==> design/flow/config.mk <==
export PLATFORM = sky130hd
export DESIGN_NAME = cordic_stage
export DESIGN_NICKNAME = cordic_stage
export VERILOG_FILES = /design/flow/design.v
export SDC_FILE = /design/flow/constraint.sdc
export NUM_CORES = 4
export LEC_CHECK = 0
export CAP_MARGIN = 5
export CELL_PAD_IN_SITES_GLOBAL_PLACEMENT = 0
export CORE_MARGIN = 2
export CORE_UTILIZATION = 72
export CTS_CLUSTER_SIZE = 23
export GPL_ROUTABILITY_DRIVEN = 0
export GPL_TIMING_DRIVEN = 1
export MAX_ROUTING_LAYER = met4
export MIN_ROUTING_LAYER = met1
export PLACE_DENSITY_LB_ADDON = 0.01
export SLEW_MARGIN = 0
==> design/flow/constraint.sdc <==
create_clock -name core_clock -period 2.31 [get_ports {clk}]
set_input_delay 0.4620 -clock core_clock [delete_from_list [all_inputs] [get_ports {clk}]]
set_output_delay 0.4620 -clock core_clock [all_outputs]
set_load 0.01 [all_outputs]
==> design/flow/design.v <==
`timescale 1ns / 1ps
module cordic_stage (clk, reset, X_i, Y_i, Z_i, X_O, Y_O, Z_O);
  input clk;
  input reset;
  input  signed [15:0] X_i;
  input  signed [15:0] Y_i;
  input  signed [15:0] Z_i;
  output signed [15:0] X_O;
  output signed [15:0] Y_O;
  output signed [15:0] Z_O;
wire signed [15:0] as_O_asx_w_st1, as_O_asy_w_st1, as_O_asz_w_st1; 
wire signed [15:0] X_w_st1_st2, Y_w_st1_st2, Z_w_st1_st2;
wire signed [15:0] mux_z_st1_out;
wire dff_st1_out, xor_st1;
xor xor_gate(xor_st1, Z_i[15], Z_i[14]);
mux_2to1 mux_st1(.in0(Z_i), .in1({{2{Z_i[14]}}, {Z_i[13:0]}}), .sel(xor_st1), .out(mux_z_st1_out));
dff dff_st1(.in(xor_st1), .out(dff_st1_out), .clk(clk), .reset(reset));
add_sub asx_st1(.as_in1(X_i), .as_in2(Y_i), .as_control(~(mux_z_st1_out[15])), .as_out(as_O_asx_w_st1));
reg16b  reg16bxout_st1(.reg_in(as_O_asx_w_st1), .reg_out(X_w_st1_st2), .clk(clk), .reset(reset));
add_sub asy_st1(.as_in1(Y_i), .as_in2(X_i), .as_control(mux_z_st1_out[15]), .as_out(as_O_asy_w_st1));
reg16b  reg16byout_st1(.reg_in(as_O_asy_w_st1), .reg_out(Y_w_st1_st2), .clk(clk), .reset(reset));
add_sub asz_st1(.as_in1(mux_z_st1_out), .as_in2(16'h2000), .as_control(~(mux_z_st1_out[15])), .as_out(as_O_asz_w_st1));
reg16b  reg16bzout_st1(.reg_in(as_O_asz_w_st1), .reg_out(Z_w_st1_st2), .clk(clk), .reset(reset));
wire signed [15:0] as_O_asx_w_st2, as_O_asy_w_st2, as_O_asz_w_st2, X_w_st2_st3, Y_w_st2_st3, Z_w_st2_st3;
wire dff_st2_out;
dff dff_st2(.in(dff_st1_out), .out(dff_st2_out), .clk(clk), .reset(reset));
add_sub asx_st2(.as_in1(X_w_st1_st2), .as_in2(Y_w_st1_st2 >>> 1), .as_control(~(Z_w_st1_st2[15])), .as_out(as_O_asx_w_st2));
reg16b  reg16bxout_st2(.reg_in(as_O_asx_w_st2), .reg_out(X_w_st2_st3), .clk(clk), .reset(reset));
add_sub asy_st2(.as_in1(Y_w_st1_st2), .as_in2(X_w_st1_st2 >>> 1), .as_control(Z_w_st1_st2[15]), .as_out(as_O_asy_w_st2));
reg16b  reg16byout_st2(.reg_in(as_O_asy_w_st2), .reg_out(Y_w_st2_st3), .clk(clk), .reset(reset));
add_sub asz_st2(.as_in1(Z_w_st1_st2), .as_in2(16'h12E4), .as_control(~(Z_w_st1_st2[15])), .as_out(as_O_asz_w_st2));
reg16b  reg16bzout_st2(.reg_in(as_O_asz_w_st2), .reg_out(Z_w_st2_st3), .clk(clk), .reset(reset));
wire signed [15:0] as_O_asx_w_st3, as_O_asy_w_st3, as_O_asz_w_st3, X_w_st3_st4, Y_w_st3_st4, Z_w_st3_st4;
wire dff_st3_out;
dff dff_st3(.in(dff_st2_out), .out(dff_st3_out), .clk(clk), .reset(reset));
add_sub asx_st3(.as_in1(X_w_st2_st3), .as_in2(Y_w_st2_st3 >>> 2), .as_control(~(Z_w_st2_st3[15])), .as_out(as_O_asx_w_st3));
reg16b  reg16bxout_st3(.reg_in(as_O_asx_w_st3), .reg_out(X_w_st3_st4), .clk(clk), .reset(reset));
add_sub asy_st3(.as_in1(Y_w_st2_st3), .as_in2(X_w_st2_st3 >>> 2), .as_control(Z_w_st2_st3[15]), .as_out(as_O_asy_w_st3));
reg16b  reg16byout_st3(.reg_in(as_O_asy_w_st3), .reg_out(Y_w_st3_st4), .clk(clk), .reset(reset));
add_sub asz_st3(.as_in1(Z_w_st2_st3), .as_in2(16'h09FB), .as_control(~(Z_w_st2_st3[15])), .as_out(as_O_asz_w_st3));
reg16b  reg16bzout_st3(.reg_in(as_O_asz_w_st3), .reg_out(Z_w_st3_st4), .clk(clk), .reset(reset));
wire signed [15:0] as_O_asx_w_st4, as_O_asy_w_st4, as_O_asz_w_st4, X_w_st4_st5, Y_w_st4_st5, Z_w_st4_st5;
wire dff_st4_out;
dff dff_st4(.in(dff_st3_out), .out(dff_st4_out), .clk(clk), .reset(reset));
add_sub asx_st4(.as_in1(X_w_st3_st4), .as_in2(Y_w_st3_st4 >>> 3), .as_control(~(Z_w_st3_st4[15])), .as_out(as_O_asx_w_st4));
reg16b  reg16bxout_st4(.reg_in(as_O_asx_w_st4), .reg_out(X_w_st4_st5), .clk(clk), .reset(reset));
add_sub asy_st4(.as_in1(Y_w_st3_st4), .as_in2(X_w_st3_st4 >>> 3), .as_control(Z_w_st3_st4[15]), .as_out(as_O_asy_w_st4));
reg16b  reg16byout_st4(.reg_in(as_O_asy_w_st4), .reg_out(Y_w_st4_st5), .clk(clk), .reset(reset));
add_sub asz_st4(.as_in1(Z_w_st3_st4), .as_in2(16'h0511), .as_control(~(Z_w_st3_st4[15])), .as_out(as_O_asz_w_st4));
reg16b  reg16bzout_st4(.reg_in(as_O_asz_w_st4), .reg_out(Z_w_st4_st5), .clk(clk), .reset(reset));
wire signed [15:0] as_O_asx_w_st5, as_O_asy_w_st5, as_O_asz_w_st5, X_w_st5_st6, Y_w_st5_st6, Z_w_st5_st6;
wire dff_st5_out;
dff dff_st5(.in(dff_st4_out), .out(dff_st5_out), .clk(clk), .reset(reset));
add_sub asx_st5(.as_in1(X_w_st4_st5), .as_in2(Y_w_st4_st5 >>> 4), .as_control(~(Z_w_st4_st5[15])), .as_out(as_O_asx_w_st5));
reg16b  reg16bxout_st5(.reg_in(as_O_asx_w_st5), .reg_out(X_w_st5_st6), .clk(clk), .reset(reset));
add_sub asy_st5(.as_in1(Y_w_st4_st5), .as_in2(X_w_st4_st5 >>> 4), .as_control(Z_w_st4_st5[15]), .as_out(as_O_asy_w_st5));
reg16b  reg16byout_st5(.reg_in(as_O_asy_w_st5), .reg_out(Y_w_st5_st6), .clk(clk), .reset(reset));
add_sub asz_st5(.as_in1(Z_w_st4_st5), .as_in2(16'h028B), .as_control(~(Z_w_st4_st5[15])), .as_out(as_O_asz_w_st5));
reg16b  reg16bzout_st5(.reg_in(as_O_asz_w_st5), .reg_out(Z_w_st5_st6), .clk(clk), .reset(reset));
wire signed [15:0] as_O_asx_w_st6, as_O_asy_w_st6, as_O_asz_w_st6, X_w_st6_st7, Y_w_st6_st7, Z_w_st6_st7;
wire dff_st6_out;
dff dff_st6(.in(dff_st5_out), .out(dff_st6_out), .clk(clk), .reset(reset));
add_sub asx_st6(.as_in1(X_w_st5_st6), .as_in2(Y_w_st5_st6 >>> 5), .as_control(~(Z_w_st5_st6[15])), .as_out(as_O_asx_w_st6));
reg16b  reg16bxout_st6(.reg_in(as_O_asx_w_st6), .reg_out(X_w_st6_st7), .clk(clk), .reset(reset));
add_sub asy_st6(.as_in1(Y_w_st5_st6), .as_in2(X_w_st5_st6 >>> 5), .as_control(Z_w_st5_st6[15]), .as_out(as_O_asy_w_st6));
reg16b  reg16byout_st6(.reg_in(as_O_asy_w_st6), .reg_out(Y_w_st6_st7), .clk(clk), .reset(reset));
add_sub asz_st6(.as_in1(Z_w_st5_st6), .as_in2(16'h0146), .as_control(~(Z_w_st5_st6[15])), .as_out(as_O_asz_w_st6));
reg16b  reg16bzout_st6(.reg_in(as_O_asz_w_st6), .reg_out(Z_w_st6_st7), .clk(clk), .reset(reset));
wire signed [15:0] as_O_asx_w_st7, as_O_asy_w_st7, as_O_asz_w_st7, X_w_st7_st8, Y_w_st7_st8, Z_w_st7_st8;
wire dff_st7_out;
dff dff_st7(.in(dff_st6_out), .out(dff_st7_out), .clk(clk), .reset(reset));
add_sub asx_st7(.as_in1(X_w_st6_st7), .as_in2(Y_w_st6_st7 >>> 6), .as_control(~(Z_w_st6_st7[15])), .as_out(as_O_asx_w_st7));
reg16b  reg16bxout_st7(.reg_in(as_O_asx_w_st7), .reg_out(X_w_st7_st8), .clk(clk), .reset(reset));
add_sub asy_st7(.as_in1(Y_w_st6_st7), .as_in2(X_w_st6_st7 >>> 6), .as_control(Z_w_st6_st7[15]), .as_out(as_O_asy_w_st7));
reg16b  reg16byout_st7(.reg_in(as_O_asy_w_st7), .reg_out(Y_w_st7_st8), .clk(clk), .reset(reset));
add_sub asz_st7(.as_in1(Z_w_st6_st7), .as_in2(16'h00A3), .as_control(~(Z_w_st6_st7[15])), .as_out(as_O_asz_w_st7));
reg16b  reg16bzout_st7(.reg_in(as_O_asz_w_st7), .reg_out(Z_w_st7_st8), .clk(clk), .reset(reset));
wire signed [15:0] as_O_asx_w_st8, as_O_asy_w_st8, as_O_asz_w_st8, X_w_st8_st9, Y_w_st8_st9, Z_w_st8_st9;
wire dff_st8_out;
dff dff_st8(.in(dff_st7_out), .out(dff_st8_out), .clk(clk), .reset(reset));
add_sub asx_st8(.as_in1(X_w_st7_st8), .as_in2(Y_w_st7_st8 >>> 7), .as_control(~(Z_w_st7_st8[15])), .as_out(as_O_asx_w_st8));
reg16b  reg16bxout_st8(.reg_in(as_O_asx_w_st8), .reg_out(X_w_st8_st9), .clk(clk), .reset(reset));
add_sub asy_st8(.as_in1(Y_w_st7_st8), .as_in2(X_w_st7_st8 >>> 7), .as_control(Z_w_st7_st8[15]), .as_out(as_O_asy_w_st8));
reg16b  reg16byout_st8(.reg_in(as_O_asy_w_st8), .reg_out(Y_w_st8_st9), .clk(clk), .reset(reset));
add_sub asz_st8(.as_in1(Z_w_st7_st8), .as_in2(16'h0051), .as_control(~(Z_w_st7_st8[15])), .as_out(as_O_asz_w_st8));
reg16b  reg16bzout_st8(.reg_in(as_O_asz_w_st8), .reg_out(Z_w_st8_st9), .clk(clk), .reset(reset));
wire signed [15:0] as_O_asx_w_st9, as_O_asy_w_st9, as_O_asz_w_st9, X_w_st9_st10, Y_w_st9_st10, Z_w_st9_st10;
wire dff_st9_out;
dff dff_st9(.in(dff_st8_out), .out(dff_st9_out), .clk(clk), .reset(reset));
add_sub asx_st9(.as_in1(X_w_st8_st9), .as_in2(Y_w_st8_st9 >>> 8), .as_control(~(Z_w_st8_st9[15])), .as_out(as_O_asx_w_st9));
reg16b  reg16bxout_st9(.reg_in(as_O_asx_w_st9), .reg_out(X_w_st9_st10), .clk(clk), .reset(reset));
add_sub asy_st9(.as_in1(Y_w_st8_st9), .as_in2(X_w_st8_st9 >>> 8), .as_control(Z_w_st8_st9[15]), .as_out(as_O_asy_w_st9));
reg16b  reg16byout_st9(.reg_in(as_O_asy_w_st9), .reg_out(Y_w_st9_st10), .clk(clk), .reset(reset));
add_sub asz_st9(.as_in1(Z_w_st8_st9), .as_in2(16'h0029), .as_control(~(Z_w_st8_st9[15])), .as_out(as_O_asz_w_st9));
reg16b  reg16bzout_st9(.reg_in(as_O_asz_w_st9), .reg_out(Z_w_st9_st10), .clk(clk), .reset(reset));
wire signed [15:0] as_O_asx_w_st10, as_O_asy_w_st10, as_O_asz_w_st10, X_w_st10_st11, Y_w_st10_st11, Z_w_st10_st11;
wire dff_st10_out;
dff dff_st10(.in(dff_st9_out), .out(dff_st10_out), .clk(clk), .reset(reset));
add_sub asx_st10(.as_in1(X_w_st9_st10), .as_in2(Y_w_st9_st10 >>> 9), .as_control(~(Z_w_st9_st10[15])), .as_out(as_O_asx_w_st10));
reg16b  reg16bxout_st10(.reg_in(as_O_asx_w_st10), .reg_out(X_w_st10_st11), .clk(clk), .reset(reset));
add_sub asy_st10(.as_in1(Y_w_st9_st10), .as_in2(X_w_st9_st10 >>> 9), .as_control(Z_w_st9_st10[15]), .as_out(as_O_asy_w_st10));
reg16b  reg16byout_st10(.reg_in(as_O_asy_w_st10), .reg_out(Y_w_st10_st11), .clk(clk), .reset(reset));
add_sub asz_st10(.as_in1(Z_w_st9_st10), .as_in2(16'h0014), .as_control(~(Z_w_st9_st10[15])), .as_out(as_O_asz_w_st10));
reg16b  reg16bzout_st10(.reg_in(as_O_asz_w_st10), .reg_out(Z_w_st10_st11), .clk(clk), .reset(reset));
wire signed [15:0] as_O_asx_w_st11, as_O_asy_w_st11, as_O_asz_w_st11, X_w_st11_st12, Y_w_st11_st12, Z_w_st11_st12;
wire dff_st11_out;
dff dff_st11(.in(dff_st10_out), .out(dff_st11_out), .clk(clk), .reset(reset));
add_sub asx_st11(.as_in1(X_w_st10_st11), .as_in2(Y_w_st10_st11 >>> 10), .as_control(~(Z_w_st10_st11[15])), .as_out(as_O_asx_w_st11));
reg16b  reg16bxout_st11(.reg_in(as_O_asx_w_st11), .reg_out(X_w_st11_st12), .clk(clk), .reset(reset));
add_sub asy_st11(.as_in1(Y_w_st10_st11), .as_in2(X_w_st10_st11 >>> 10), .as_control(Z_w_st10_st11[15]), .as_out(as_O_asy_w_st11));
reg16b  reg16byout_st11(.reg_in(as_O_asy_w_st11), .reg_out(Y_w_st11_st12), .clk(clk), .reset(reset));
add_sub asz_st11(.as_in1(Z_w_st10_st11), .as_in2(16'h000A), .as_control(~(Z_w_st10_st11[15])), .as_out(as_O_asz_w_st11));
reg16b  reg16bzout_st11(.reg_in(as_O_asz_w_st11), .reg_out(Z_w_st11_st12), .clk(clk), .reset(reset));
wire signed [15:0] as_O_asx_w_st12, as_O_asy_w_st12, as_O_asz_w_st12, X_w_st12_st13, Y_w_st12_st13, Z_w_st12_st13;
wire dff_st12_out;
dff dff_st12(.in(dff_st11_out), .out(dff_st12_out), .clk(clk), .reset(reset));
add_sub asx_st12(.as_in1(X_w_st11_st12), .as_in2(Y_w_st11_st12 >>> 11), .as_control(~(Z_w_st11_st12[15])), .as_out(as_O_asx_w_st12));
reg16b  reg16bxout_st12(.reg_in(as_O_asx_w_st12), .reg_out(X_w_st12_st13), .clk(clk), .reset(reset));
add_sub asy_st12(.as_in1(Y_w_st11_st12), .as_in2(X_w_st11_st12 >>> 11), .as_control(Z_w_st11_st12[15]), .as_out(as_O_asy_w_st12));
reg16b  reg16byout_st12(.reg_in(as_O_asy_w_st12), .reg_out(Y_w_st12_st13), .clk(clk), .reset(reset));
add_sub asz_st12(.as_in1(Z_w_st11_st12), .as_in2(16'h0005), .as_control(~(Z_w_st11_st12[15])), .as_out(as_O_asz_w_st12));
reg16b  reg16bzout_st12(.reg_in(as_O_asz_w_st12), .reg_out(Z_w_st12_st13), .clk(clk), .reset(reset));
wire signed [15:0] as_O_asx_w_st13, as_O_asy_w_st13, as_O_asz_w_st13, X_w_st13_st14, Y_w_st13_st14, Z_w_st13_st14;
wire dff_st13_out;
dff dff_st13(.in(dff_st12_out), .out(dff_st13_out), .clk(clk), .reset(reset));
add_sub asx_st13(.as_in1(X_w_st12_st13), .as_in2(Y_w_st12_st13 >>> 12), .as_control(~(Z_w_st12_st13[15])), .as_out(as_O_asx_w_st13));
reg16b  reg16bxout_st13(.reg_in(as_O_asx_w_st13), .reg_out(X_w_st13_st14), .clk(clk), .reset(reset));
add_sub asy_st13(.as_in1(Y_w_st12_st13), .as_in2(X_w_st12_st13 >>> 12), .as_control(Z_w_st12_st13[15]), .as_out(as_O_asy_w_st13));
reg16b  reg16byout_st13(.reg_in(as_O_asy_w_st13), .reg_out(Y_w_st13_st14), .clk(clk), .reset(reset));
add_sub asz_st13(.as_in1(Z_w_st12_st13), .as_in2(16'h0003), .as_control(~(Z_w_st12_st13[15])), .as_out(as_O_asz_w_st13));
reg16b  reg16bzout_st13(.reg_in(as_O_asz_w_st13), .reg_out(Z_w_st13_st14), .clk(clk), .reset(reset));
wire signed [15:0] as_O_asx_w_st14, as_O_asy_w_st14, as_O_asz_w_st14, X_w_st14_st15, Y_w_st14_st15, Z_w_st14_st15;
wire dff_st14_out;
dff dff_st14(.in(dff_st13_out), .out(dff_st14_out), .clk(clk), .reset(reset));
add_sub asx_st14(.as_in1(X_w_st13_st14), .as_in2(Y_w_st13_st14 >>> 13), .as_control(~(Z_w_st13_st14[15])), .as_out(as_O_asx_w_st14));
reg16b  reg16bxout_st14(.reg_in(as_O_asx_w_st14), .reg_out(X_w_st14_st15), .clk(clk), .reset(reset));
add_sub asy_st14(.as_in1(Y_w_st13_st14), .as_in2(X_w_st13_st14 >>> 13), .as_control(Z_w_st13_st14[15]), .as_out(as_O_asy_w_st14));
reg16b  reg16byout_st14(.reg_in(as_O_asy_w_st14), .reg_out(Y_w_st14_st15), .clk(clk), .reset(reset));
add_sub asz_st14(.as_in1(Z_w_st13_st14), .as_in2(16'h0001), .as_control(~(Z_w_st13_st14[15])), .as_out(as_O_asz_w_st14));
reg16b  reg16bzout_st14(.reg_in(as_O_asz_w_st14), .reg_out(Z_w_st14_st15), .clk(clk), .reset(reset));
wire signed [15:0] as_O_asx_w_st15, as_O_asy_w_st15, as_O_asz_w_st15, X_w_st15_st16, Y_w_st15_st16, Z_w_st15_st16;
wire dff_st15_out;
dff dff_st15(.in(dff_st14_out), .out(dff_st15_out), .clk(clk), .reset(reset));
add_sub asx_st15(.as_in1(X_w_st14_st15), .as_in2(Y_w_st14_st15 >>> 14), .as_control(~(Z_w_st14_st15[15])), .as_out(as_O_asx_w_st15));
reg16b  reg16bxout_st15(.reg_in(as_O_asx_w_st15), .reg_out(X_w_st15_st16), .clk(clk), .reset(reset));
add_sub asy_st15(.as_in1(Y_w_st14_st15), .as_in2(X_w_st14_st15 >>> 14), .as_control(Z_w_st14_st15[15]), .as_out(as_O_asy_w_st15));
reg16b  reg16byout_st15(.reg_in(as_O_asy_w_st15), .reg_out(Y_w_st15_st16), .clk(clk), .reset(reset));
add_sub asz_st15(.as_in1(Z_w_st14_st15), .as_in2(16'h0001), .as_control(~(Z_w_st14_st15[15])), .as_out(as_O_asz_w_st15));
reg16b  reg16bzout_st15(.reg_in(as_O_asz_w_st15), .reg_out(Z_w_st15_st16), .clk(clk), .reset(reset));
wire signed [15:0] as_O_asx_w_st16, as_O_asy_w_st16, as_O_asz_w_st16, X_w_st16_st17, Y_w_st16_st17, Z_w_st16_st17;
wire dff_st16_out;
dff dff_st16(.in(dff_st15_out), .out(dff_st16_out), .clk(clk), .reset(reset));
add_sub asx_st16(.as_in1(X_w_st15_st16), .as_in2(Y_w_st15_st16 >>> 15), .as_control(~(Z_w_st15_st16[15])), .as_out(as_O_asx_w_st16));
reg16b  reg16bxout_st16(.reg_in(as_O_asx_w_st16), .reg_out(X_w_st16_st17), .clk(clk), .reset(reset));
add_sub asy_st16(.as_in1(Y_w_st15_st16), .as_in2(X_w_st15_st16 >>> 15), .as_control(Z_w_st15_st16[15]), .as_out(as_O_asy_w_st16));
reg16b  reg16byout_st16(.reg_in(as_O_asy_w_st16), .reg_out(Y_w_st16_st17), .clk(clk), .reset(reset));
add_sub asz_st16(.as_in1(Z_w_st15_st16), .as_in2(16'h0000), .as_control(~(Z_w_st15_st16[15])), .as_out(as_O_asz_w_st16));
reg16b  reg16bzout_st16(.reg_in(as_O_asz_w_st16), .reg_out(Z_O), .clk(clk), .reset(reset));
mux_2to1 mux_x_st17(.in0(X_w_st16_st17), .in1(-X_w_st16_st17), .sel(dff_st16_out), .out(X_O));
mux_2to1 mux_y_st17(.in0(Y_w_st16_st17), .in1(-Y_w_st16_st17), .sel(dff_st16_out), .out(Y_O));
endmodule
module reg16b(reg_in, reg_out, clk, reset);
input clk, reset;
input signed [15:0] reg_in;
output reg signed [15:0] reg_out;
always @(posedge clk)
begin
    if (reset)
      reg_out <= 16'sd0;
    else
      reg_out <= reg_in;     
end
endmodule  
module add_sub(as_in1, as_in2,as_control, as_out);
input signed [15:0] as_in1, as_in2;
input as_control;
output reg signed [15:0] as_out;
always @(*)
begin
  if (as_control)
    as_out = as_in1 - as_in2;
  else
    as_out = as_in1 + as_in2;
end
endmodule
module mux_2to1(in0, in1, sel, out);
input signed [15:0] in0, in1;
input sel;
output reg signed [15:0] out;
always @(*)
begin
    if(sel)
        out = in1;
    else
        out = in0;
end
endmodule
module dff(in, out, clk, reset);
input in, clk, reset;
output reg out;
always @(posedge clk)
    begin
        if(reset)
            out <= 0;
        else
            out <= in;
    end
endmodule
==> design/flow/run.sh <==
#!/bin/bash
# the make line also repeats each setting of config.mk as NAME=value (left out here)
make -C /OpenROAD-flow-scripts/flow DESIGN_CONFIG=/design/flow/config.mk WORK_HOME=/design/flow/orfs CLKGATE_MAP_FILE= finish
==> results of run 1 <==
## stage by stage
| stage | area, µm² | hold WS (ns) |
|---|---|---|
| 2_1_floorplan | 60750 | 0.4132 |
| 3_3_place_gp | 75590 | 0.4191 |
| 3_5_place_dp | 75590 | 0.4339 |
==> impl_metrics.py, run 1 <==
# Generated from Yosys and OpenROAD reports
metrics = {
    "synth": {
        "avgSynthCellArea_um2": 8.311,
        "synthTopLogicFamily": "AND-OR/OR-AND gates",
        "yosys.area_share.xor_xnor": 0.09160,
        "async_flop_share": 0,
        "synthAoiAreaFrac": 0.2014,
        "synthTopCellsByCount": "nor2_1 (890), dfxtp_1 (783), ha_1 (773), a21oi_1 (512), xnor2_1 (332)",
        "netlist_instances": 6961,
        "ys_seq_frac": 0.2710,
        "synth_cell_types": 92,
        "most_common_cell": "nor2_1",
        "synthFlopType": "dfxtp_1",
        "ys_ff": 783,
        "syn-num-nets": 7832,
        "yosysTopAreaCell": "dfxtp_1",
        "yosys-top-cells-area": "dfxtp_1 (27%), ha_1 (17%), nor2_1 (5.8%), xnor2_1 (5.0%), a21oi_1 (4.4%)",
        "simple_gate_share": 0.1982,
        "ys_cells": 6961,
        "mux_share": 0.02014,
        "synth-edff-count": 0,
        "yosysTopAreaCellShare": 0.2710,
        "yosys_area_mm2": 0.05785,
        "syn_area_mm2": 0.05785,
        "synthAdderAreaFrac": 0.1840,
        "yosys_warnings": 4,
    },
    "place": {
        "placed_cells": 9698,
        "port_buffers": 97,
        "place_hpwl_um": 178100,
        "preCtsSetupSlack_ns": -1.014,
    },
    "run_status": {
        "status": "did not finish",
        "haltStage": "4_1_cts",
        "error_line": "[ERROR DPL-0038] Utilization greater than 100%, impossible to legalize",
    },
    "die": {
        "chipArea_mm2": 0.08263,
        "chipHeight_um": 287.5,
        "fp-utilization": 0.7299,
        "die_width_um": 287.5,
        "io_pins": 98,
        "core-area_mm2": 0.07926,
        "num_rows": 103,
    },
}
==> run 2, diff against run 1 <==
Settings changed: CAP_MARGIN 5 to 20, CELL_PAD_IN_SITES_GLOBAL_PLACEMENT 0 to default, CORE_UTILIZATION 72 to 40, CTS_CLUSTER_SIZE 23 to default, GPL_ROUTABILITY_DRIVEN 0 to default, GPL_TIMING_DRIVEN 1 to default, MAX_ROUTING_LAYER met4 to default, MIN_ROUTING_LAYER met1 to default, PLACE_DENSITY_LB_ADDON 0.01 to default, SLEW_MARGIN 0 to 20.
Clock period 2.31 ns to 2.51 ns, I/O delays scaled along.
==> impl_metrics.py, run 2 <==
# Flow results
metrics = {
    "run_status": {
        "status": "finished with violations",
        "violations": "setup timing",
    },
    "critical_path": {
        "reg2reg_slack_ns": -0.55,
        "reg2reg_depth": 10,
        "start_kind": "flop",
        "crit_end": "reg16byout_st7.reg_out[15]$_SDFF_PP0_",
        "worstReg2RegStart": "reg16bxout_st6.reg_out[9]$_SDFF_PP0_",
        "cp.required_ns": 3.14,
        "path_buffers": 0,
        "crit_chain": "or4_4, o41ai_2, xor2_1, ha_1, and3_4, and3_4, a21o_1, o31a_1, or3_1, a21oi_2",
        "cp.depth": 10,
        "r2r-end": "reg16byout_st7.reg_out[15]$_SDFF_PP0_",
        "slowest_stage": "or4_4",
        "worstSetupStartpoint": "reg16bxout_st6.reg_out[9]$_SDFF_PP0_",
        "critical-path-top-delay-family": "simple AND/OR/NAND/NOR gates",
        "cp_slowest_stage_delay_ns": 0.58,
        "cpMostUsedCell": "and3_4",
        "cp.arrival_ns": 3.69,
        "path_class": "reg -> reg",
        "path_max_fanout": 4,
        "cp-end-kind": "flop",
    },
    "synth": {
        "synthAdderAreaFrac": 0.1840,
        "ys_ff": 783,
        "synth_cell_types": 92,
        "avgSynthCellArea_um2": 8.311,
        "yosys.area_share.xor_xnor": 0.09160,
        "yosysTopAreaCell": "dfxtp_1",
        "syn_area_mm2": 0.05785,
        "yosys_warnings": 4,
        "async_flop_share": 0,
        "synthTopCellsByCount": "nor2_1 (890), dfxtp_1 (783), ha_1 (773), a21oi_1 (512), xnor2_1 (332)",
        "synth-edff-count": 0,
        "yosysTopAreaCellShare": 0.2710,
        "yosys-top-cells-area": "dfxtp_1 (27%), ha_1 (17%), nor2_1 (5.8%), xnor2_1 (5.0%), a21oi_1 (4.4%)",
        "synthTopLogicFamily": "AND-OR/OR-AND gates",
        "syn-num-nets": 7832,
        "ys_cells": 6961,
        "ys_seq_frac": 0.2710,
        "simple_gate_share": 0.1982,
        "yosys_area_mm2": 0.05785,
        "most_common_cell": "nor2_1",
        "mux_share": 0.02014,
        "synthAoiAreaFrac": 0.2014,
        "netlist_instances": 6961,
        "synthFlopType": "dfxtp_1",
    },
    "job": {
        "maxCapViolCount": 0,
        "warning_count": 93,
    },
    "final_timing": {
        "timing.slew.headroom": 0.5914,
        "worst_slew_pin_slew_ns": 0.6130,
        "skew_ns": 0.03911,
        "setup_viol": 239,
        "finalHoldViolCount": 0,
        "finalCriticalPeriod_ns": 3.062,
        "max_freq_mhz": 326.6,
        "rsz0062_at_grt": "yes",
        "fin_ws_ns": -0.5515,
        "drv_slew": 0,
        "fin_crit_sh": 1.220,
    },
    "place": {
        "place_hpwl_um": 127500,
        "placed_cells": 10480,
        "preCtsSetupSlack_ns": -0.6932,
        "port_buffers": 97,
        "place.gp.congestion": 0.9121,
    },
    "clock_tree": {
        "cts.sink_count": 783,
        "cts-buffers-inserted": 95,
        "clkSlewWorstSetupHoldPaths_ns": 0.06,
        "hold_buffers": 0,
        "worstSkewPairLatency_ns": 0.72,
        "cts_buffer_depth": 3,
        "htree_levels": 3,
        "cts-root-buf": "clkbuf_16",
        "tritoncts": "done",
    },
    "min_path": {
        "hp-class": "in -> reg",
        "worstHoldStart": "reset",
        "hold-path-endpoint": "reg16bxout_st15.reg_out[7]$_SDFF_PP0_",
        "whs_path_depth": 2,
    },
    "routing": {
        "firstDrtPassIters": 6,
        "avgRoutedWirePerCell_um": 16.30,
        "ant_nets": 0,
        "vias": 57630,
        "drc": 0,
        "avgViaCountPerCell": 5.233,
        "routed_wl_um": 179500,
        "first_iter_violations": 2620,
    },
    "global_route": {
        "grt_pass1_vias": 56820,
        "grt_pass1_wl_um": 279800,
        "grt_antenna_before_repair": 1,
        "grt.overflow.total": 0,
        "grt_max_degree": 109,
        "grt_usage": 0.2258,
    },
    "finish": {
        "final_cells": 11010,
        "fin_nets": 9896,
        "num-fill-cells": 11560,
        "area_growth_pct": 55.83,
    },
    "die": {
        "chipHeight_um": 384.3,
        "core-area_mm2": 0.1437,
        "die_width_um": 384.3,
        "fp-utilization": 0.4027,
        "io_pins": 98,
        "chipArea_mm2": 0.1477,
        "num_rows": 139,
    },
}
-- run 2: area by class of cell --
type | instances | area [µm²] | area share
inverters | 333 | 1363 | 0.01511
clock inverters | 50 | 521.8 | 0.005788
repair buffers | 2150 | 17560 | 0.1948
clock buffers | 129 | 2750 | 0.03051
diodes | 2 | 5.005 | 0.00005552
multi-input cells | 5662 | 49680 | 0.5511
well taps | 1903 | 2381 | 0.02641
flip-flops and latches | 783 | 15880 | 0.1762
-- run 2: per-layer routing --
layer  GRT usage  wire length, µm  share of wire
met5           0                0              0
met3     0.02474             5722          0.032
met4     0.07907             6076          0.034
met1      0.2885            79830           0.44
met2      0.3921            87880           0.49
-- run 2: repair_timing --
item | CTS | global route
endpoints found under the setup margin | 337 | 373
endpoints found under the hold margin | 0 | 0
gates resized | 1112 | 865
gates cloned | 2 | 1
setup buffers | 220 | 184
pin swaps | 635 | 750
-- run 2: metrics by stage --
step / util / hold WS (ns) / setup TNS, ns / instance area [µm²]
finish: 0.6275 / 0.1482 / -45.19 / 90150
global route: 0.6275 / 0.1647 / -75.49 / 90140
CTS: 0.5907 / 0.09388 / -40.18 / 84860
detailed placement: 0.5256 / 0.4204 / -76.56 / 75500
global placement: 0.5256 / 0.4188 / -68.54 / 75500
floorplan: - / 0.4132 / -13.59 / 60000
==> run 3, diff against run 2 <==
Settings changed: CORE_UTILIZATION 40 to 70, CTS_CLUSTER_DIAMETER from default to 63, CTS_CLUSTER_SIZE from default to 32, SETUP_SLACK_MARGIN from default to 0.94.
Clock period 2.51 ns to 3.17 ns, I/O delays scaled along.
==> impl_metrics.py, run 3 <==
# Flow results
metrics = {
    "critical_path": {
        "critical-path-top-delay-family": "simple AND/OR/NAND/NOR gates",
        "cp.arrival_ns": 2.61,
        "path_max_fanout": 4,
        "worstSetupStartpoint": "reg16byout_st16.reg_out[2]$_SDFF_PP0_",
        "reg2reg_slack_ns": -0.07,
        "cp-end-kind": "output port",
        "reg2reg_depth": 15,
        "cp_slowest_stage_delay_ns": 0.39,
        "path_buffers": 1,
        "path_class": "reg -> out",
        "slowest_stage": "dfxtp_1",
        "cp.depth": 7,
        "worstReg2RegStart": "reg16byout_st7.reg_out[8]$_SDFF_PP0_",
        "r2r-end": "reg16bxout_st8.reg_out[14]$_SDFF_PP0_",
        "crit_end": "Y_O[10]",
        "start_kind": "flop",
        "crit_chain": "nor2_2, nand2_2, or3_4, or2_4, o41ai_4, xnor2_1, buf_2",
        "cp.required_ns": 2.54,
    },
    "synth": {
        "async_flop_share": 0,
        "ys_ff": 783,
        "yosys_warnings": 4,
        "syn-num-nets": 7832,
        "synthAoiAreaFrac": 0.2014,
        "synthTopLogicFamily": "AND-OR/OR-AND gates",
        "synth_cell_types": 92,
        "yosys.area_share.xor_xnor": 0.09160,
        "syn_area_mm2": 0.05785,
        "yosysTopAreaCell": "dfxtp_1",
        "synthAdderAreaFrac": 0.1840,
        "ys_cells": 6961,
        "netlist_instances": 6961,
        "yosys-top-cells-area": "dfxtp_1 (27%), ha_1 (17%), nor2_1 (5.8%), xnor2_1 (5.0%), a21oi_1 (4.4%)",
        "ys_seq_frac": 0.2710,
        "synth-edff-count": 0,
        "synthFlopType": "dfxtp_1",
        "yosysTopAreaCellShare": 0.2710,
        "synthTopCellsByCount": "nor2_1 (890), dfxtp_1 (783), ha_1 (773), a21oi_1 (512), xnor2_1 (332)",
        "simple_gate_share": 0.1982,
        "yosys_area_mm2": 0.05785,
        "mux_share": 0.02014,
        "most_common_cell": "nor2_1",
        "avgSynthCellArea_um2": 8.311,
    },
    "global_route": {
        "grt_usage": 0.3547,
        "grt_max_degree": 130,
        "grt_pass1_wl_um": 253600,
        "grt_antenna_before_repair": 2,
        "grt.overflow.total": 0,
        "grt_pass1_vias": 51270,
    },
    "finish": {
        "final_area_mm2": 0.07132,
        "area_growth_pct": 23.28,
        "num-fill-cells": 4266,
        "fin_nets": 8300,
    },
    "routing": {
        "firstDrtPassIters": 9,
        "first_iter_violations": 5909,
        "drc": 0,
        "avgRoutedWirePerCell_um": 20.91,
        "avgViaCountPerCell": 6.585,
        "antenna_cells": 0,
        "routed_wl_um": 178800,
        "ant_nets": 0,
        "vias": 56310,
    },
    "job": {
        "maxCapViolCount": 0,
        "warning_count": 94,
    },
    "clock_tree": {
        "worstSkewPairLatency_ns": 0.69,
        "cts-buffers-inserted": 60,
        "hold_buffers": 0,
        "clkSlewWorstSetupHoldPaths_ns": 0.10,
        "htree_levels": 2,
        "cts_buffer_depth": 3,
        "cts-root-buf": "clkbuf_16",
        "tritoncts": "done",
        "cts.sink_count": 783,
    },
    "die": {
        "fp-utilization": 0.7057,
        "num_rows": 105,
        "chipHeight_um": 291.5,
        "io_pins": 98,
        "die_width_um": 291.5,
        "chipArea_mm2": 0.08496,
        "core-area_mm2": 0.08198,
    },
    "final_timing": {
        "fin_ws_ns": -0.07066,
        "timing.slew.headroom": 0.4959,
        "finalHoldViolCount": 0,
        "skew_ns": 0.02255,
        "max_freq_mhz": 308.6,
        "drv_slew": 0,
        "finalCriticalPeriod_ns": 3.241,
        "worst_slew_pin_slew_ns": 0.7493,
        "rsz0062_at_grt": "yes",
        "fin_crit_sh": 1.022,
        "setup_viol": 9,
    },
    "run_status": {
        "violations": "setup timing",
        "status": "finished with violations",
    },
    "place": {
        "port_buffers": 97,
        "place_hpwl_um": 110100,
        "place.gp.congestion": 0.9278,
        "placed_cell_area_mm2": 0.06253,
    },
    "min_path": {
        "hold-path-endpoint": "reg16bzout_st8.reg_out[10]$_SDFF_PP0_",
        "whs_path_depth": 2,
        "hp-class": "in -> reg",
        "worstHoldStart": "reset",
    },
}
## run 3: metrics by stage
step                        util  setup WS, ns  setup TNS (ns)  hold WS [ns]  instances
final                     0.8700      -0.07066         -0.3005        0.3082       8551
after global routing      0.8700       -0.1230          -1.165        0.3457       8551
after CTS                 0.8297      -0.01554        -0.01554        0.3315       8389
after detailed placement  0.7627      -0.09797         -0.3287        0.4272       8130
after global placement    0.7627      -0.04959        -0.09600        0.4174       8130
after floorplan                -        0.1117               0        0.4132       6961
## run 3: area by class of cell
class,instances,area [µm²],share of cell area
Clock buffer,63,1555,0.02181
Clock inverter,51,835.8,0.01172
Inverter,333,1340,0.01879
Multi-Input combinational cell,5661,45370,0.6361
Sequential cell,783,15980,0.2240
Tap cell,1070,1339,0.01877
Timing Repair Buffer,590,4903,0.06875
## run 3: layer usage
metal	global-route usage	up-vias	wire length, µm
li1	-	25860	-
met1	0.4727	26610	71600
met2	0.5995	3030	83890
met3	0.04558	799	14880
met4	0.1070	2	8403
met5	0	-	13
## run 3: timing repair
| action | in CTS | in global routing |
|---|---|---|
| buffers inserted | 144 | 162 |
| pin swaps | 287 | 333 |
| endpoints found under the setup margin | 510 | 539 |
| hold endpoints to repair | 0 | 0 |
| gates cloned | 1 | 0 |
| gates resized | 594 | 456 |
==> run 4, diff against run 3 <==
Settings changed: CELL_PAD_IN_SITES_GLOBAL_PLACEMENT from default to 2, CORE_UTILIZATION 70 to 40, CTS_CLUSTER_DIAMETER 63 to default, CTS_CLUSTER_SIZE 32 to default, HOLD_SLACK_MARGIN from default to 0.19, SETUP_SLACK_MARGIN 0.94 to default.
Clock period 3.17 ns to 4.81 ns, I/O delays scaled along.
==> impl_metrics.py, run 4 <==
# Flow results
metrics = {
    "global_route": {
        "grt.overflow.total": 0,
        "grt_usage": 0.2279,
        "grt_max_degree": 147,
        "grt_pass1_wl_um": 269500,
        "grt_pass1_vias": 47510,
        "grt_antenna_before_repair": 6,
    },
    "final_timing": {
        "finalHoldViolCount": 0,
        "worst_slew_pin_slew_ns": 1.062,
        "setup_viol": 0,
        "skew_ns": 0.03649,
        "final.setup.tns_ns": 0,
        "fin_ws_ns": 0.5492,
        "fin_crit_sh": 0.8858,
        "drv_slew": 0,
        "timing.slew.headroom": 0.2872,
        "max_freq_mhz": 234.7,
        "rsz0062_at_grt": "no",
        "finalCriticalPeriod_ns": 4.261,
    },
    "critical_path": {
        "r2r-end": "reg16bzout_st14.reg_out[15]$_SDFF_PP0_",
        "worstReg2RegStart": "reg16bzout_st13.reg_out[15]$_SDFF_PP0_",
        "cp.arrival_ns": 3.30,
        "cp.depth": 4,
        "worstSetupStartpoint": "dff_st16.out$_SDFF_PP0_",
        "reg2reg_slack_ns": 0.79,
        "crit_end": "Y_O[4]",
        "start_kind": "flop",
        "cp.required_ns": 3.85,
        "critical-path-top-delay-family": "buffers and inverters",
        "cp_slowest_stage_delay_ns": 0.83,
        "reg2reg_depth": 11,
        "path_max_fanout": 14,
        "crit_chain": "buf_4, nand2_1, xnor2_1, clkdlybuf4s50_1",
        "path_class": "reg -> out",
        "cp-end-kind": "output port",
        "slowest_stage": "xnor2_1",
        "path_buffers": 2,
    },
    "clock_tree": {
        "cts_buffer_depth": 3,
        "cts_resized": 0,
        "worstSkewPairLatency_ns": 0.72,
        "cts-root-buf": "clkbuf_16",
        "cts_setup_buffers": 0,
        "htree_levels": 3,
        "clkSlewWorstSetupHoldPaths_ns": 0.07,
        "cts.sink_count": 783,
        "hold_buffers": 0,
        "cts-buffers-inserted": 97,
        "tritoncts": "done",
    },
    "synth": {
        "ys_seq_frac": 0.2710,
        "yosys-top-cells-area": "dfxtp_1 (27%), ha_1 (17%), nor2_1 (5.8%), xnor2_1 (5.0%), a21oi_1 (4.4%)",
        "syn_area_mm2": 0.05785,
        "mux_share": 0.02014,
        "yosysTopAreaCellShare": 0.2710,
        "ys_cells": 6961,
        "synthAoiAreaFrac": 0.2014,
        "most_common_cell": "nor2_1",
        "synth_cell_types": 92,
        "ys_ff": 783,
        "synthTopCellsByCount": "nor2_1 (890), dfxtp_1 (783), ha_1 (773), a21oi_1 (512), xnor2_1 (332)",
        "netlist_instances": 6961,
        "async_flop_share": 0,
        "synthAdderAreaFrac": 0.1840,
        "synthTopLogicFamily": "AND-OR/OR-AND gates",
        "synth-edff-count": 0,
        "yosys_area_mm2": 0.05785,
        "avgSynthCellArea_um2": 8.311,
        "yosys.area_share.xor_xnor": 0.09160,
        "simple_gate_share": 0.1982,
        "syn-num-nets": 7832,
        "yosys_warnings": 4,
        "yosysTopAreaCell": "dfxtp_1",
        "synthFlopType": "dfxtp_1",
    },
    "place": {
        "place.gp.congestion": 0.8602,
        "port_buffers": 97,
        "preCtsSetupSlack_ns": 0.7738,
        "place_hpwl_um": 135000,
    },
    "min_path": {
        "hold-path-endpoint": "dff_st9.out$_SDFF_PP0_",
        "worstHoldStart": "dff_st8.out$_SDFF_PP0_",
        "hp-class": "reg -> reg",
        "whs_path_depth": 1,
    },
    "routing": {
        "top_layer": "met4",
        "drc": 0,
        "first_iter_violations": 2615,
        "avgRoutedWirePerCell_um": 18.99,
        "routed_wl_um": 171100,
        "firstDrtPassIters": 17,
        "wl_met2_um": 80480,
        "vias": 48570,
        "drt-met1-wl_um": 81910,
        "avgViaCountPerCell": 5.389,
        "ant_nets": 0,
        "wl_met3_um": 4678,
    },
    "die": {
        "die_width_um": 384.3,
        "num_rows": 139,
        "chipHeight_um": 384.3,
        "fp-utilization": 0.4027,
        "io_pins": 98,
        "core-area_mm2": 0.1437,
        "chipArea_mm2": 0.1477,
    },
    "run_status": {
        "status": "timing/DRC/antenna clean",
    },
    "job": {
        "maxCapViolCount": 0,
        "warning_count": 101,
    },
    "finish": {
        "fin_nets": 7894,
        "area_growth_pct": 11.14,
    },
}
==> run 4: area by class of cell <==
type                    instances  area [µm²]
fillers                     14590       79360
multi-input cells            5661       40230
flip-flops and latches        783       15680
clock buffers                 130        2743
well taps                    1903        2381
repair buffers                147        1426
inverters                     333        1252
clock inverters                47       568.0
diodes                          9       22.52
==> run 4: stage by stage <==
stage	hold WS, ns	area, µm²	std cells	util
floorplan	0.4132	57850	6961	-
global placement	0.4177	60960	8827	0.4244
detailed placement	0.4204	60960	8827	0.4244
CTS	0.4313	64270	9004	0.4474
global route	0.4529	64290	9010	0.4475
finish	0.4256	64300	9013	0.4476
==> run 4: layer usage <==
metal | GRT usage | up-vias
met4 | 0.05498 | 0
met3 | 0.02210 | 168
met2 | 0.3913 | 640
met1 | 0.3058 | 22740
li1 | - | 25030
met5 | 0 | -
==> run 5, diff against run 4 <==
Settings changed: CELL_PAD_IN_SITES_GLOBAL_PLACEMENT 2 to default, HOLD_SLACK_MARGIN 0.19 to default.
Clock period 4.81 ns to 3.65 ns, I/O delays scaled along.
==> impl_metrics.py, run 5 <==
# Flow results
metrics = {
    "critical_path": {
        "cp_slowest_stage_delay_ns": 0.56,
        "reg2reg_depth": 12,
        "reg2reg_slack_ns": 0.24,
        "crit_end": "X_O[11]",
        "cp.arrival_ns": 2.80,
        "worstReg2RegStart": "reg16bxout_st2.reg_out[8]$_SDFF_PP0_",
        "path_buffers": 1,
        "cp.required_ns": 2.92,
        "crit_chain": "or4_1, or2_2, o21ai_1, xnor2_1, clkdlybuf4s50_1",
        "slowest_stage": "clkdlybuf4s50_1",
        "cp-end-kind": "output port",
        "critical-path-top-delay-family": "simple AND/OR/NAND/NOR gates",
        "start_kind": "flop",
        "worstSetupStartpoint": "reg16bxout_st16.reg_out[8]$_SDFF_PP0_",
        "path_class": "reg -> out",
        "path_max_fanout": 3,
        "r2r-end": "reg16byout_st3.reg_out[15]$_SDFF_PP0_",
        "cp.depth": 5,
    },
    "synth": {
        "yosys_area_mm2": 0.05785,
        "synth_cell_types": 92,
        "synthTopLogicFamily": "AND-OR/OR-AND gates",
        "most_common_cell": "nor2_1",
        "ys_ff": 783,
        "synthAdderAreaFrac": 0.1840,
        "async_flop_share": 0,
        "yosysTopAreaCellShare": 0.2710,
        "syn_area_mm2": 0.05785,
        "mux_share": 0.02014,
        "ys_seq_frac": 0.2710,
        "netlist_instances": 6961,
        "simple_gate_share": 0.1982,
        "synth-edff-count": 0,
        "avgSynthCellArea_um2": 8.311,
        "ys_cells": 6961,
        "yosys_warnings": 4,
        "yosys.area_share.xor_xnor": 0.09160,
        "synthAoiAreaFrac": 0.2014,
        "syn-num-nets": 7832,
        "yosysTopAreaCell": "dfxtp_1",
        "synthTopCellsByCount": "nor2_1 (890), dfxtp_1 (783), ha_1 (773), a21oi_1 (512), xnor2_1 (332)",
        "synthFlopType": "dfxtp_1",
        "yosys-top-cells-area": "dfxtp_1 (27%), ha_1 (17%), nor2_1 (5.8%), xnor2_1 (5.0%), a21oi_1 (4.4%)",
    },
    "clock_tree": {
        "worstSkewPairLatency_ns": 0.71,
        "htree_levels": 3,
        "clkSlewWorstSetupHoldPaths_ns": 0.06,
        "cts_setup_buffers": 0,
        "tritoncts": "done",
        "cts_buffer_depth": 3,
        "cts-buffers-inserted": 93,
        "cts.sink_count": 783,
        "hold_buffers": 0,
        "cts-root-buf": "clkbuf_16",
    },
    "routing": {
        "first_iter_violations": 2642,
        "vias": 48860,
        "antenna_cells": 0,
        "drc": 0,
        "avgRoutedWirePerCell_um": 16.52,
        "firstDrtPassIters": 16,
        "avgViaCountPerCell": 5.389,
        "ant_nets": 0,
        "routed_wl_um": 149700,
    },
    "die": {
        "io_pins": 98,
        "chipArea_mm2": 0.1477,
        "fp-utilization": 0.4027,
        "core-area_mm2": 0.1437,
        "die_width_um": 384.3,
        "num_rows": 139,
        "chipHeight_um": 384.3,
    },
    "final_timing": {
        "worst_slew_pin_slew_ns": 0.7495,
        "max_freq_mhz": 283.5,
        "setup_viol": 0,
        "fin_crit_sh": 0.9663,
        "skew_ns": 0.03255,
        "finalCriticalPeriod_ns": 3.527,
        "fin_ws_ns": 0.1229,
        "drv_slew": 0,
        "timing.slew.headroom": 0.4874,
        "finalHoldViolCount": 0,
        "rsz0062_at_grt": "yes",
        "hold_slack_ns": 0.3971,
    },
    "place": {
        "place_hpwl_um": 116000,
        "place.gp.congestion": 0.8652,
        "port_buffers": 97,
        "preCtsSetupSlack_ns": 0.1176,
    },
    "global_route": {
        "grt.overflow.total": 0,
        "grt_max_degree": 158,
        "grt_usage": 0.1990,
        "grt_pass1_vias": 46930,
        "grt_pass1_wl_um": 243900,
        "grt_antenna_before_repair": 4,
    },
    "min_path": {
        "hold-path-endpoint": "reg16byout_st12.reg_out[0]$_SDFF_PP0_",
        "hp-class": "in -> reg",
        "whs_path_depth": 2,
        "worstHoldStart": "reset",
    },
    "finish": {
        "area_growth_pct": 12.10,
        "fin_nets": 7959,
    },
    "job": {
        "maxCapViolCount": 0,
        "warning_count": 92,
    },
    "run_status": {
        "status": "timing/DRC/antenna clean",
    },
}
## run 5: area by class of cell
cell class / instances / area (µm²)
fillers: 14310 / 78810
multi-input cells: 5661 / 40270
flip-flops and latches: 783 / 15680
clock buffers: 117 / 2571
well taps: 1903 / 2381
repair buffers: 216 / 1994
inverters: 333 / 1252
clock inverters: 53 / 708.2
## run 5: repair_timing
action | CTS | global route
pin swaps | 0 | 0
gates resized | 8 | 10
endpoints found under the setup margin | 6 | 10
## run 5: per-layer routing
metal  vias up  GRT usage  share of wire
met2       785     0.3306           0.46
met1     22750     0.2733           0.49
met3       181    0.02522          0.034
met4         0    0.04528          0.019
li1      25140          -              -
met5         -          0              0
## run 5: per-stage QoR
step	util	TNS [ns]	cell area, µm²	instances
6_report	0.4514	0	64850	9066
5_1_grt	0.4514	-0.008888	64850	9066
4_1_cts	0.4512	0	64820	9066
3_5_place_dp	0.4283	0	61530	8896
3_3_place_gp	0.4283	0	61530	8896
2_1_floorplan	-	0	57850	6961
==> run 6, diff against run 5 <==
Settings changed: CAP_MARGIN 20 to 5, CELL_PAD_IN_SITES_GLOBAL_PLACEMENT from default to 0, CORE_UTILIZATION 40 to 72, CTS_CLUSTER_DIAMETER from default to 25, CTS_CLUSTER_SIZE from default to 43, GPL_ROUTABILITY_DRIVEN from default to 0, GPL_TIMING_DRIVEN from default to 1, MAX_ROUTING_LAYER from default to met4, MIN_ROUTING_LAYER from default to met1, PLACE_DENSITY_LB_ADDON from default to 0.01, SETUP_SLACK_MARGIN from default to 0.87, SLEW_MARGIN 20 to 40, TNS_END_PERCENT from default to 40.
Clock period 3.65 ns to 3.04 ns, I/O delays scaled along.
==> impl_metrics.py, run 6 <==
# Generated from Yosys and OpenROAD reports
metrics = {
    "synth": {
        "synthTopCellsByCount": "nor2_1 (890), dfxtp_1 (783), ha_1 (773), a21oi_1 (512), xnor2_1 (332)",
        "yosys-top-cells-area": "dfxtp_1 (27%), ha_1 (17%), nor2_1 (5.8%), xnor2_1 (5.0%), a21oi_1 (4.4%)",
        "synthAoiAreaFrac": 0.2014,
        "synthTopLogicFamily": "AND-OR/OR-AND gates",
        "synthAdderAreaFrac": 0.1840,
        "syn_area_mm2": 0.05785,
        "yosys_area_mm2": 0.05785,
        "yosysTopAreaCell": "dfxtp_1",
        "most_common_cell": "nor2_1",
        "yosys_warnings": 4,
        "async_flop_share": 0,
        "ys_seq_frac": 0.2710,
        "syn-num-nets": 7832,
        "yosys.area_share.xor_xnor": 0.09160,
        "simple_gate_share": 0.1982,
        "netlist_instances": 6961,
        "synthFlopType": "dfxtp_1",
        "ys_ff": 783,
        "mux_share": 0.02014,
        "yosysTopAreaCellShare": 0.2710,
        "synth-edff-count": 0,
        "ys_cells": 6961,
        "avgSynthCellArea_um2": 8.311,
        "synth_cell_types": 92,
    },
    "die": {
        "fp-utilization": 0.7299,
        "chipHeight_um": 287.5,
        "num_rows": 103,
        "chipArea_mm2": 0.08263,
        "core-area_mm2": 0.07926,
        "die_width_um": 287.5,
        "io_pins": 98,
    },
    "place": {
        "placed_cell_area_mm2": 0.06360,
        "place_hpwl_um": 113500,
        "preCtsSetupSlack_ns": -0.2124,
        "placed_cells": 8252,
        "port_buffers": 97,
    },
    "clock_tree": {
        "hold_buffers": 0,
        "cts-root-buf": "clkbuf_16",
        "cts_buffer_depth": 3,
        "htree_levels": 4,
        "cts-buffers-inserted": 192,
        "cts.sink_count": 783,
    },
    "run_status": {
        "status": "did not finish",
        "haltStage": "5_1_grt",
        "error_line": "[ERROR GRT-0232] Routing congestion too high. Check the congestion heatmap in the GUI.",
    },
    "global_route": {
        "grt_usage": 0.8160,
        "grt.overflow.total": 98,
    },
}
run 6: what timing repair did:
action                                  in CTS
endpoints found under the hold margin        0
pin swaps                                  325
gates cloned                                 3
endpoints found under the setup margin     544
buffers inserted                           174
resized                                    712
run 6: per-layer routing:
| metal | overflow | global-route usage |
|---|---|---|
| met1 | 5 | 0.7852 |
| met2 | 39 | 0.9404 |
| met3 | 18 | 0.7109 |
| met4 | 36 | 0.7990 |
| met5 | - | - |
==> run 7, diff against run 6 <==
Settings changed: CAP_MARGIN 5 to 20, CELL_PAD_IN_SITES_GLOBAL_PLACEMENT 0 to default, CORE_UTILIZATION 72 to 66, CTS_CLUSTER_DIAMETER 25 to default, CTS_CLUSTER_SIZE 43 to default, GPL_ROUTABILITY_DRIVEN 0 to default, GPL_TIMING_DRIVEN 1 to default, MAX_ROUTING_LAYER met4 to default, MIN_ROUTING_LAYER met1 to default, PLACE_DENSITY_LB_ADDON 0.01 to default, SETUP_SLACK_MARGIN 0.87 to default, SLEW_MARGIN 40 to 20, TNS_END_PERCENT 40 to default.
Clock period 3.04 ns to 3.96 ns, I/O delays scaled along.
==> impl_metrics.py, run 7 <==
# Flow results
metrics = {
    "critical_path": {
        "slowest_stage": "clkdlybuf4s50_1",
        "cp.arrival_ns": 3.03,
        "worstReg2RegStart": "reg16bxout_st12.reg_out[13]$_SDFF_PP0_",
        "worstSetupStartpoint": "reg16bxout_st16.reg_out[4]$_SDFF_PP0_",
        "start_kind": "flop",
        "r2r-end": "reg16byout_st13.reg_out[14]$_SDFF_PP0_",
        "crit_chain": "nor4_2, nand2_1, or2_2, o41ai_2, xnor2_1, clkdlybuf4s50_1",
        "reg2reg_slack_ns": 0.34,
        "crit_end": "X_O[13]",
        "cp-end-kind": "output port",
        "cp_slowest_stage_delay_ns": 0.60,
        "cp.required_ns": 3.17,
        "path_buffers": 1,
        "cp.depth": 6,
        "critical-path-top-delay-family": "simple AND/OR/NAND/NOR gates",
        "path_class": "reg -> out",
        "reg2reg_depth": 13,
        "path_max_fanout": 3,
    },
    "min_path": {
        "hp-class": "reg -> reg",
        "whs_path_depth": 1,
        "hold-path-endpoint": "dff_st4.out$_SDFF_PP0_",
        "worstHoldStart": "dff_st3.out$_SDFF_PP0_",
    },
    "clock_tree": {
        "cts-buffers-inserted": 83,
        "htree_levels": 3,
        "cts-root-buf": "clkbuf_16",
        "worstSkewPairLatency_ns": 0.66,
        "cts.sink_count": 783,
        "cts_setup_buffers": 0,
        "hold_buffers": 0,
        "tritoncts": "done",
        "clkSlewWorstSetupHoldPaths_ns": 0.06,
        "cts_resized": 0,
        "cts_buffer_depth": 3,
    },
    "synth": {
        "synth_cell_types": 92,
        "netlist_instances": 6961,
        "avgSynthCellArea_um2": 8.311,
        "synthFlopType": "dfxtp_1",
        "mux_share": 0.02014,
        "async_flop_share": 0,
        "syn_area_mm2": 0.05785,
        "most_common_cell": "nor2_1",
        "synthAoiAreaFrac": 0.2014,
        "yosys.area_share.xor_xnor": 0.09160,
        "ys_ff": 783,
        "yosys_area_mm2": 0.05785,
        "yosys_warnings": 4,
        "ys_cells": 6961,
        "synthTopCellsByCount": "nor2_1 (890), dfxtp_1 (783), ha_1 (773), a21oi_1 (512), xnor2_1 (332)",
        "yosys-top-cells-area": "dfxtp_1 (27%), ha_1 (17%), nor2_1 (5.8%), xnor2_1 (5.0%), a21oi_1 (4.4%)",
        "syn-num-nets": 7832,
        "synth-edff-count": 0,
        "yosysTopAreaCell": "dfxtp_1",
        "yosysTopAreaCellShare": 0.2710,
        "synthTopLogicFamily": "AND-OR/OR-AND gates",
        "synthAdderAreaFrac": 0.1840,
        "simple_gate_share": 0.1982,
        "ys_seq_frac": 0.2710,
    },
    "finish": {
        "final_area_mm2": 0.06305,
        "area_growth_pct": 8.982,
        "final_cells": 8244,
        "fin_nets": 7892,
        "num-fill-cells": 6903,
        "regArea_mm2": 0.01568,
        "comb_area_mm2": 0.04024,
    },
    "die": {
        "chipHeight_um": 300.1,
        "chipArea_mm2": 0.09004,
        "num_rows": 108,
        "fp-utilization": 0.6668,
        "io_pins": 98,
        "core-area_mm2": 0.08675,
        "die_width_um": 300.1,
    },
    "routing": {
        "routed_wl_um": 150100,
        "first_iter_violations": 4009,
        "vias": 50030,
        "firstDrtPassIters": 6,
        "ant_nets": 0,
        "avgViaCountPerCell": 6.069,
        "avgRoutedWirePerCell_um": 18.21,
        "drc": 0,
    },
    "place": {
        "place.gp.congestion": 0.9641,
        "placed_cell_area_mm2": 0.06014,
        "placed_cells": 8091,
        "preCtsSetupSlack_ns": 0.3187,
        "place_hpwl_um": 116000,
        "port_buffers": 97,
    },
    "final_timing": {
        "max_freq_mhz": 261.9,
        "drv_slew": 0,
        "final.setup.tns_ns": 0,
        "skew_ns": 0.02886,
        "finalHoldViolCount": 0,
        "timing.slew.headroom": 0.4597,
        "setup_viol": 0,
        "worst_slew_pin_slew_ns": 0.7900,
        "finalCriticalPeriod_ns": 3.818,
        "fin_ws_ns": 0.1417,
        "rsz0062_at_grt": "no",
        "fin_crit_sh": 0.9642,
    },
    "global_route": {
        "gr-usage-met3": 0.03577,
        "grt_max_degree": 149,
        "grt_pass1_wl_um": 239500,
        "grt_antenna_before_repair": 2,
        "grt_pass1_vias": 46910,
        "busiest_layer": "met2",
        "grt_usage": 0.3238,
        "grt.overflow.total": 0,
        "grt_use_met2": 0.5421,
        "globalRouteMet1Util": 0.4204,
    },
    "job": {
        "warning_count": 101,
        "maxCapViolCount": 0,
    },
    "run_status": {
        "status": "timing/DRC/antenna clean",
    },
}
-- run 7: metal layers --
layer / up-vias / wire length, µm
met2: 1364 / 69240
met5: - / 0
met3: 326 / 7635
li1: 25020 / -
met1: 23320 / 66210
met4: 0 / 7051
-- run 7: area by class of cell --
cell class / instances / area share
multi-input combinational: 5661 / 0.6383
sequential: 783 / 0.2486
clock buffer: 110 / 0.03775
timing repair buffer: 159 / 0.02445
tap: 1155 / 0.02292
inverter: 333 / 0.01987
clock inverter: 41 / 0.008018
antenna: 2 / 0.00007938
-- run 7: through the flow --
stage                 util  hold WS (ns)
floorplan                -        0.4132
global placement    0.6932        0.4168
detailed placement  0.6932        0.4268
CTS                 0.7265        0.4103
global route        0.7267        0.4363
finish              0.7267        0.4152
==> run 8, diff against run 7 <==
Settings changed: ABC_AREA from default to 1, CAP_MARGIN 20 to 5, CELL_PAD_IN_SITES_GLOBAL_PLACEMENT from default to 0, CORE_UTILIZATION 66 to 72, CTS_CLUSTER_SIZE from default to 79, GPL_ROUTABILITY_DRIVEN from default to 0, GPL_TIMING_DRIVEN from default to 1, MAX_ROUTING_LAYER from default to met4, MIN_ROUTING_LAYER from default to met1, PLACE_DENSITY_LB_ADDON from default to 0.01.
Clock period 3.96 ns to 3.04 ns, I/O delays scaled along.
==> impl_metrics.py, run 8 <==
# Flow results
metrics = {
    "finish": {
        "fin_nets": 9886,
        "num-fill-cells": 6107,
        "final_cells": 10150,
        "area_growth_pct": 9.489,
        "regArea_mm2": 0.01568,
        "fin_util": 0.7985,
        "comb_area_mm2": 0.03971,
        "final_area_mm2": 0.06577,
    },
    "critical_path": {
        "crit_chain": "inv_1, buf_4, nor2_1, xor2_1, clkdlybuf4s50_1",
        "path_buffers": 3,
        "critical-path-top-delay-family": "buffers and inverters",
        "slowest_stage": "clkdlybuf4s50_1",
        "crit_end": "Y_O[4]",
        "reg2reg_slack_ns": 0.18,
        "cp.required_ns": 2.43,
        "start_kind": "flop",
        "cp.arrival_ns": 2.53,
        "path_max_fanout": 8,
        "cp-end-kind": "output port",
        "path_class": "reg -> out",
        "worstSetupStartpoint": "dff_st16.out$_SDFF_PP0_",
        "worstReg2RegStart": "reg16byout_st9.reg_out[11]$_SDFF_PP0_",
        "cp_slowest_stage_delay_ns": 0.57,
        "reg2reg_depth": 17,
        "cp.depth": 5,
        "r2r-end": "reg16bxout_st10.reg_out[14]$_SDFF_PP0_",
    },
    "final_timing": {
        "fin_crit_sh": 1.034,
        "finalCriticalPeriod_ns": 3.143,
        "setup_viol": 4,
        "worst_slew_pin_slew_ns": 0.9024,
        "drv_slew": 0,
        "rsz0062_at_grt": "yes",
        "max_freq_mhz": 318.2,
        "skew_ns": 0.03396,
        "timing.slew.headroom": 0.3984,
        "hold_slack_ns": 0.2823,
        "finalHoldViolCount": 0,
        "fin_ws_ns": -0.1028,
    },
    "clock_tree": {
        "worstSkewPairLatency_ns": 0.66,
        "cts-buffers-inserted": 85,
        "htree_levels": 3,
        "cts-root-buf": "clkbuf_16",
        "hold_buffers": 0,
        "cts_buffer_depth": 3,
        "clkSlewWorstSetupHoldPaths_ns": 0.06,
        "cts.sink_count": 783,
        "tritoncts": "done",
    },
    "synth": {
        "synth_cell_types": 51,
        "yosys_area_mm2": 0.06007,
        "synthAoiAreaFrac": 0.2062,
        "synthTopCellsByCount": "nand2_1 (1669), inv_1 (1140), a21oi_1 (1105), nor2_1 (999), dfxtp_1 (783)",
        "yosys.area_share.xor_xnor": 0.03280,
        "syn-num-nets": 9755,
        "netlist_instances": 8884,
        "mux_share": 0,
        "yosys_warnings": 4,
        "ys_seq_frac": 0.2609,
        "synthFlopType": "dfxtp_1",
        "async_flop_share": 0,
        "synthTopLogicFamily": "simple AND/OR/NAND/NOR gates",
        "avgSynthCellArea_um2": 6.762,
        "ys_ff": 783,
        "synth-edff-count": 0,
        "simple_gate_share": 0.2419,
        "ys_cells": 8884,
        "yosysTopAreaCell": "dfxtp_1",
        "yosysTopAreaCellShare": 0.2609,
        "most_common_cell": "nand2_1",
        "synthAdderAreaFrac": 0.1770,
        "syn_area_mm2": 0.06007,
        "yosys-top-cells-area": "dfxtp_1 (26%), ha_1 (16%), nand2_1 (10%), a21oi_1 (9.2%), inv_1 (7.1%)",
    },
    "die": {
        "chipHeight_um": 292.9,
        "core-area_mm2": 0.08237,
        "io_pins": 98,
        "num_rows": 105,
        "fp-utilization": 0.7293,
        "die_width_um": 292.9,
        "chipArea_mm2": 0.08576,
    },
    "routing": {
        "firstDrtPassIters": 9,
        "ant_nets": 0,
        "first_iter_violations": 5896,
        "drc": 0,
        "routed_wl_um": 164900,
        "avgRoutedWirePerCell_um": 16.24,
        "avgViaCountPerCell": 6.007,
        "vias": 60990,
    },
    "global_route": {
        "grt_max_degree": 93,
        "grt_usage": 0.3842,
        "grt.overflow.total": 0,
        "grt_antenna_before_repair": 0,
        "grt_pass1_vias": 57310,
        "grt_pass1_wl_um": 268900,
    },
    "min_path": {
        "worstHoldStart": "reset",
        "hold-path-endpoint": "reg16bzout_st14.reg_out[0]$_SDFF_PP0_",
        "whs_path_depth": 2,
        "hp-class": "in -> reg",
    },
    "run_status": {
        "violations": "setup timing",
        "status": "finished with violations",
    },
    "place": {
        "preCtsSetupSlack_ns": -0.04592,
        "placed_cells": 9986,
        "port_buffers": 97,
        "place_hpwl_um": 125100,
        "placed_cell_area_mm2": 0.06252,
    },
    "job": {
        "warning_count": 89,
        "maxCapViolCount": 0,
    },
}
[run 8: routing by layer]
layer  share of wire  vias up  GRT usage  wire (µm)
li1                -    29980          -          -
met1            0.40    27590     0.4487      66190
met2            0.47     2765     0.6532      77640
met3           0.079      657    0.05509      12950
met4           0.049        0     0.1776       8131
met5               0        -          -          0
[run 8: area by class of cell]
class / instances / area share
antenna: 1 / 0.00003805
clock inverter: 44 / 0.008636
inverter: 1147 / 0.06567
tap: 1070 / 0.02035
multi-input combinational: 6812 / 0.6038
timing repair buffer: 186 / 0.02635
sequential: 783 / 0.2384
clock buffer: 111 / 0.03679
[run 8: repair_timing]
item / in CTS / in global routing
endpoints found under the setup margin: 20 / 57
pin swaps: 7 / 7
resized: 56 / 46
setup buffers: 7 / 5
[run 8: stage by stage]
stage,TNS [ns]
final,-0.3294
after global routing,-1.310
after CTS,-0.2314
after detailed placement,-0.1362
after global placement,0
after floorplan,0
